## softmax_4
module softmax_4 (
    input wire clk,
    input wire reset,
    input wire start,
    input wire [15:0] in0, in1, in2, in3,     
    output reg [7:0] out0, out1, out2, out3, 
    output reg done
);
Size: ~12000 cells after synthesis, roughly 130 flip-flops.
make LEC_CHECK=0 ABC_AREA=0 CAP_MARGIN=40 CELL_PAD_IN_SITES_GLOBAL_PLACEMENT=1 CORE_ASPECT_RATIO=0.54 CORE_MARGIN=3 CORE_UTILIZATION=36 GPL_TIMING_DRIVEN=0 MAX_ROUTING_LAYER=met4 MIN_ROUTING_LAYER=met2 PLACE_DENSITY_LB_ADDON=0.24 SLEW_MARGIN=5 TNS_END_PERCENT=5 finish   # period 97.2 ns
run.sh (not shown) runs the stock make flow with config.mk's settings and CLKGATE_MAP_FILE=.
The first run finished clean.
Edit:
==> flow/config.mk (replaced) <==
export PLATFORM = sky130hd
export DESIGN_NAME = softmax_4
export DESIGN_NICKNAME = softmax_4
export VERILOG_FILES = /design/flow/design.v
export SDC_FILE = /design/flow/constraint.sdc
export NUM_CORES = 4
export LEC_CHECK = 0
export CAP_MARGIN = 20
export CORE_MARGIN = 2
export CORE_UTILIZATION = 40
export SLEW_MARGIN = 20
==> flow/constraint.sdc (replaced) <==
create_clock -name core_clock -period 57.9 [get_ports {clk}]
set_input_delay 11.5800 -clock core_clock [delete_from_list [all_inputs] [get_ports {clk}]]
set_output_delay 11.5800 -clock core_clock [all_outputs]
set_load 0.01 [all_outputs]
Global-route usage went down by 23 points; synthesized cell count stays the same; utilization climbs by 7.1 points; clock-buffer cell count falls by 3; routed wire length came out lower by 26%; cell area grows by 6.8%; hold slack improved by 0.045 ns.
Edit:
--- a/flow/config.mk
+++ b/flow/config.mk
@@ -6,6 +6,8 @@
 export NUM_CORES = 4
 export LEC_CHECK = 0
+export ABC_AREA = 1
 export CAP_MARGIN = 20
 export CORE_MARGIN = 2
-export CORE_UTILIZATION = 40
+export CORE_UTILIZATION = 72
+export CTS_CLUSTER_SIZE = 98
 export SLEW_MARGIN = 20
==> flow/constraint.sdc (replaced) <==
create_clock -name core_clock -period 56.0 [get_ports {clk}]
set_input_delay 11.2000 -clock core_clock [delete_from_list [all_inputs] [get_ports {clk}]]
set_output_delay 11.2000 -clock core_clock [all_outputs]
set_load 0.01 [all_outputs]
After rerunning: The changed run stopped in 5_1_grt; area after synthesis increases by about 1.8%; die area decreases by about 43%; synthesized cell count increases by about 18%.
Edit:
--- a/flow/config.mk
+++ b/flow/config.mk
@@ -6,8 +6,6 @@
 export NUM_CORES = 4
 export LEC_CHECK = 0
-export ABC_AREA = 1
 export CAP_MARGIN = 20
 export CORE_MARGIN = 2
-export CORE_UTILIZATION = 72
-export CTS_CLUSTER_SIZE = 98
+export CORE_UTILIZATION = 40
 export SLEW_MARGIN = 20
==> flow/constraint.sdc (replaced) <==
create_clock -name core_clock -period 60.0 [get_ports {clk}]
set_input_delay 12.0000 -clock core_clock [delete_from_list [all_inputs] [get_ports {clk}]]
set_output_delay 12.0000 -clock core_clock [all_outputs]
set_load 0.01 [all_outputs]
After rerunning: With this change the flow finished clean. Area after synthesis went down by 1.8%. Die area rose by 76%. Synthesized cell count is lower by 15%.


Setup of run 2:
softmax_4 again, from the RTL that the note above started with.
// softmax_4
module softmax_4 (
    input wire clk,
    input wire reset,
    input wire start,
    input wire [15:0] in0, in1, in2, in3,     
    output reg [7:0] out0, out1, out2, out3, 
    output reg done
);
clock: 27.6 ns
lec_check: 0
abc_area: 1
cap_margin: 15
core_margin: 2
core_utilization: 72
cts_cluster_diameter: 371
cts_cluster_size: 98
hold_slack_margin: -0.09
slew_margin: 20
The flow ended early for run 2: it failed with a tool error in detailed placement (3_5_place_dp).
--- input diff run 2..run 1 ---
- CORE_UTILIZATION: 72 -> 57
- CAP_MARGIN: 15 -> 20
- CTS_CLUSTER_DIAMETER: 371 -> unset
- ABC_AREA: 1 -> unset
- HOLD_SLACK_MARGIN: -0.09 -> unset
- CTS_CLUSTER_SIZE: 98 -> unset
- the clock period (ns, I/O delays scaled along): 27.6 -> 48.8
==> comparison <==
In run 1 the implementation completed, yet the final layout does not meet the checks, the culprit being setup timing.
[compare] base=run 2 new=run 1: number of core rows now larger, horizontal die size now larger, synthesized cell count now smaller, yosys stat cell total now smaller, Yosys chip area now smaller.


softmax_4 again, from the RTL that the note above started with.
clock: 27.5 ns
lec_check: 0
abc_area: 1
cap_margin: 20
core_margin: 2
core_utilization: 72
cts_cluster_diameter: 238
cts_cluster_size: 100
place_density: 0.4
slew_margin: 20
The first run died in detailed placement (3_5_place_dp).
==> next run, changes <==
--- a/flow/config.mk
+++ b/flow/config.mk
@@ -8 +7,0 @@
-export ABC_AREA = 1
@@ -11,4 +10 @@
-export CORE_UTILIZATION = 72
-export CTS_CLUSTER_DIAMETER = 238
-export CTS_CLUSTER_SIZE = 100
-export PLACE_DENSITY = 0.4
+export CORE_UTILIZATION = 63
==> flow/constraint.sdc (replaced) <==
create_clock -name core_clock -period 46.3 [get_ports {clk}]
set_input_delay 9.2600 -clock core_clock [delete_from_list [all_inputs] [get_ports {clk}]]
set_output_delay 9.2600 -clock core_clock [all_outputs]
set_load 0.01 [all_outputs]
The new run stopped in global routing (5_1_grt).
Die size came out higher by 12%.
Area after synthesis came out lower by 1.8%.
Synthesized cell count came out lower by 15%.
==> next run, changes <==
--- a/flow/config.mk
+++ b/flow/config.mk
@@ -10 +10,2 @@
-export CORE_UTILIZATION = 63
+export CORE_UTILIZATION = 70
+export CTS_CLUSTER_SIZE = 36
==> flow/constraint.sdc (replaced) <==
create_clock -name core_clock -period 17.0 [get_ports {clk}]
set_input_delay 3.4000 -clock core_clock [delete_from_list [all_inputs] [get_ports {clk}]]
set_output_delay 3.4000 -clock core_clock [all_outputs]
set_load 0.01 [all_outputs]
Result:
- With this change the flow never finished: it broke off in clock tree synthesis (4_1_cts), error DPL-0033
- synthesized area is unchanged
- synthesized cell count does not change
- die size is lower by about 10%
==> next run, changes <==
--- a/flow/config.mk
+++ b/flow/config.mk
@@ -10,2 +10 @@
-export CORE_UTILIZATION = 70
-export CTS_CLUSTER_SIZE = 36
+export CORE_UTILIZATION = 66
==> flow/constraint.sdc (replaced) <==
create_clock -name core_clock -period 19.9 [get_ports {clk}]
set_input_delay 3.9800 -clock core_clock [delete_from_list [all_inputs] [get_ports {clk}]]
set_output_delay 3.9800 -clock core_clock [all_outputs]
set_load 0.01 [all_outputs]
Result: Now the flow ended with an error in global routing (5_1_grt); synthesized area is unchanged; die area went up by 6.0%; synthesized cell count is unchanged.
==> next run, changes <==
--- a/flow/config.mk
+++ b/flow/config.mk
@@ -10 +10 @@
-export CORE_UTILIZATION = 66
+export CORE_UTILIZATION = 58
==> flow/constraint.sdc (replaced) <==
create_clock -name core_clock -period 56.0 [get_ports {clk}]
set_input_delay 11.2000 -clock core_clock [delete_from_list [all_inputs] [get_ports {clk}]]
set_output_delay 11.2000 -clock core_clock [all_outputs]
set_load 0.01 [all_outputs]
Effect: With this change the flow went through all stages and came out clean. Synthesized cell count is unchanged. Die area is higher by 14%. Synthesized area stays the same.
==> next run, changes <==
--- a/flow/config.mk
+++ b/flow/config.mk
@@ -10 +10 @@
-export CORE_UTILIZATION = 58
+export CORE_UTILIZATION = 70
==> flow/constraint.sdc (replaced) <==
create_clock -name core_clock -period 46.3 [get_ports {clk}]
set_input_delay 9.2600 -clock core_clock [delete_from_list [all_inputs] [get_ports {clk}]]
set_output_delay 9.2600 -clock core_clock [all_outputs]
set_load 0.01 [all_outputs]
What happened: This time the run failed in clock tree synthesis (4_1_cts) with DPL-0033; die size came out lower by about a fifth; area after synthesis does not change; synthesized cell count stays the same.


## build 15
The RTL this note starts from:
==> flow/design.v <==
module softmax_4 (
    input wire clk,
    input wire reset,
    input wire start,
    input wire [15:0] in0, in1, in2, in3,     
    output reg [7:0] out0, out1, out2, out3, 
    output reg done
);
    parameter IDLE = 2'd0, EXP = 2'd1, DIVIDE = 2'd2, DONE = 2'd3;
    reg [1:0] state;
    reg [15:0] exp0, exp1, exp2, exp3;
    wire [17:0] sum_exp;
    reg [7:0] result0, result1, result2, result3;
    always @(posedge clk or posedge reset) begin
        if (reset)
            state <= IDLE;
        else begin
            case (state)
                IDLE:    state <= (start) ? EXP : IDLE;
                EXP:     state <= DIVIDE;
                DIVIDE:  state <= DONE;
                DONE:    state <= IDLE;
                default: state <= IDLE;
            endcase
        end
    end
    wire [31:0] x_sq0, x_sq1, x_sq2, x_sq3;
    assign x_sq0 = in0 * in0;
    assign x_sq1 = in1 * in1;
    assign x_sq2 = in2 * in2;
    assign x_sq3 = in3 * in3;
    assign sum_exp = exp0 + exp1 + exp2 + exp3;
    always @(posedge clk) begin
        if (reset) begin
            exp0 <= 0; exp1 <= 0; exp2 <= 0; exp3 <= 0;
            done <= 0;
        end else begin
            case (state)
                EXP: begin
                    exp0 <= 16'd256 + in0 + (x_sq0 >> 9);
                    exp1 <= 16'd256 + in1 + (x_sq1 >> 9);
                    exp2 <= 16'd256 + in2 + (x_sq2 >> 9);
                    exp3 <= 16'd256 + in3 + (x_sq3 >> 9);
                end
                DIVIDE: begin
                    if (sum_exp != 0) begin
                        result0 <= ({8'd0, exp0} * 24'd255) / sum_exp;
                        result1 <= ({8'd0, exp1} * 24'd255) / sum_exp;
                        result2 <= ({8'd0, exp2} * 24'd255) / sum_exp;
                        result3 <= ({8'd0, exp3} * 24'd255) / sum_exp;
                    end else begin
                        result0 <= 0;
                        result1 <= 0;
                        result2 <= 0;
                        result3 <= 0;
                    end
                end
                DONE: begin
                    out0 <= result0;
                    out1 <= result1;
                    out2 <= result2;
                    out3 <= result3;
                    done <= 1;
                end
                default: begin
                    done <= 0;
                end
            endcase
        end
    end
endmodule
clock: 49.7 ns
lec_check: 0
abc_area: 1
cap_margin: 30
cell_pad_in_sites_detail_placement: 2
cell_pad_in_sites_global_placement: 1
core_aspect_ratio: 1.41
core_margin: 2
core_utilization: 40
cts_cluster_diameter: 390
cts_cluster_size: 61
gpl_routability_driven: 0
max_routing_layer: met5
place_density_lb_addon: 0.28
slew_margin: 0
tns_end_percent: 35
For build 15, the flow was terminated by a tool error in detailed placement and produced no final design.
--- input diff build 15..build 42 ---
==> flow/config.mk <==
export PLATFORM = sky130hd
export DESIGN_NAME = softmax_4
export DESIGN_NICKNAME = softmax_4
export VERILOG_FILES = /design/flow/design.v
export SDC_FILE = /design/flow/constraint.sdc
export NUM_CORES = 4
export LEC_CHECK = 0
export CAP_MARGIN = 20
export CORE_MARGIN = 2
export CORE_UTILIZATION = 57
export SLEW_MARGIN = 20
==> flow/constraint.sdc <==
create_clock -name core_clock -period 49.1 [get_ports {clk}]
set_input_delay 9.8200 -clock core_clock [delete_from_list [all_inputs] [get_ports {clk}]]
set_output_delay 9.8200 -clock core_clock [all_outputs]
set_load 0.01 [all_outputs]
==> results <==
STATUS run=build 42 STAGES=ALL_DONE FINAL_CHECKS=FAILED CAUSE=negative setup slack. Build 15 has a higher die boundary width than build 42. Number of different library cells in the post-synthesis netlist in build 42 is 33 above build 15. Row die outline area: build 42 lower / build 15 higher. [build 42 vs build 15] simple logic cell fraction of the synthesized area: lower in build 42. Sort build 15 and build 42 by average instance area after synthesis, ascending, and build 15 comes first. Synthesized netlist cell count (lower): build 42. Delta (build 42 minus build 15): height of the die fell 30%; synthesized area fell 0.0018 sq mm; xor/xnor cell area share of the yosys netlist fell 2.2 points. Build 15 → build 42: synthesized chip area reported by yosys has decreased; area fraction in full adders, half adders and majority gates has increased.
[inputs] build 76 vs build 42
-- flow/config.mk --
<<< build 42, line 10
export CORE_UTILIZATION = 57
>>> build 76, line 10
export CORE_UTILIZATION = 40
export SETUP_SLACK_MARGIN = 5.0
==> flow/constraint.sdc <==
create_clock -name core_clock -period 57.9 [get_ports {clk}]
set_input_delay 11.5800 -clock core_clock [delete_from_list [all_inputs] [get_ports {clk}]]
set_output_delay 11.5800 -clock core_clock [all_outputs]
set_load 0.01 [all_outputs]
==> results <==
- Build 76 was carried through to the last stage, and its layout satisfied the timing, design-rule and antenna checks.
- Compared with build 42, build 76 shows cell area reported after detailed placement lower by about 16%.
- Compared with build 42, in build 76 first-pass iteration count of the detailed router has decreased, setup slack after layout has increased, post-synthesis register bit count has remained practically unchanged, total sequential power has decreased, final-layout worst hold slack has decreased.
- | maximum number of pins on one net before global-route repair | build 76 vs build 42 | 7 lower |
- Post-CTS setup repair buffer count (lower): build 76
- Compared with build 42, build 76 shows a lower global-route usage.
Power is estimated from default activity; no workload was simulated.
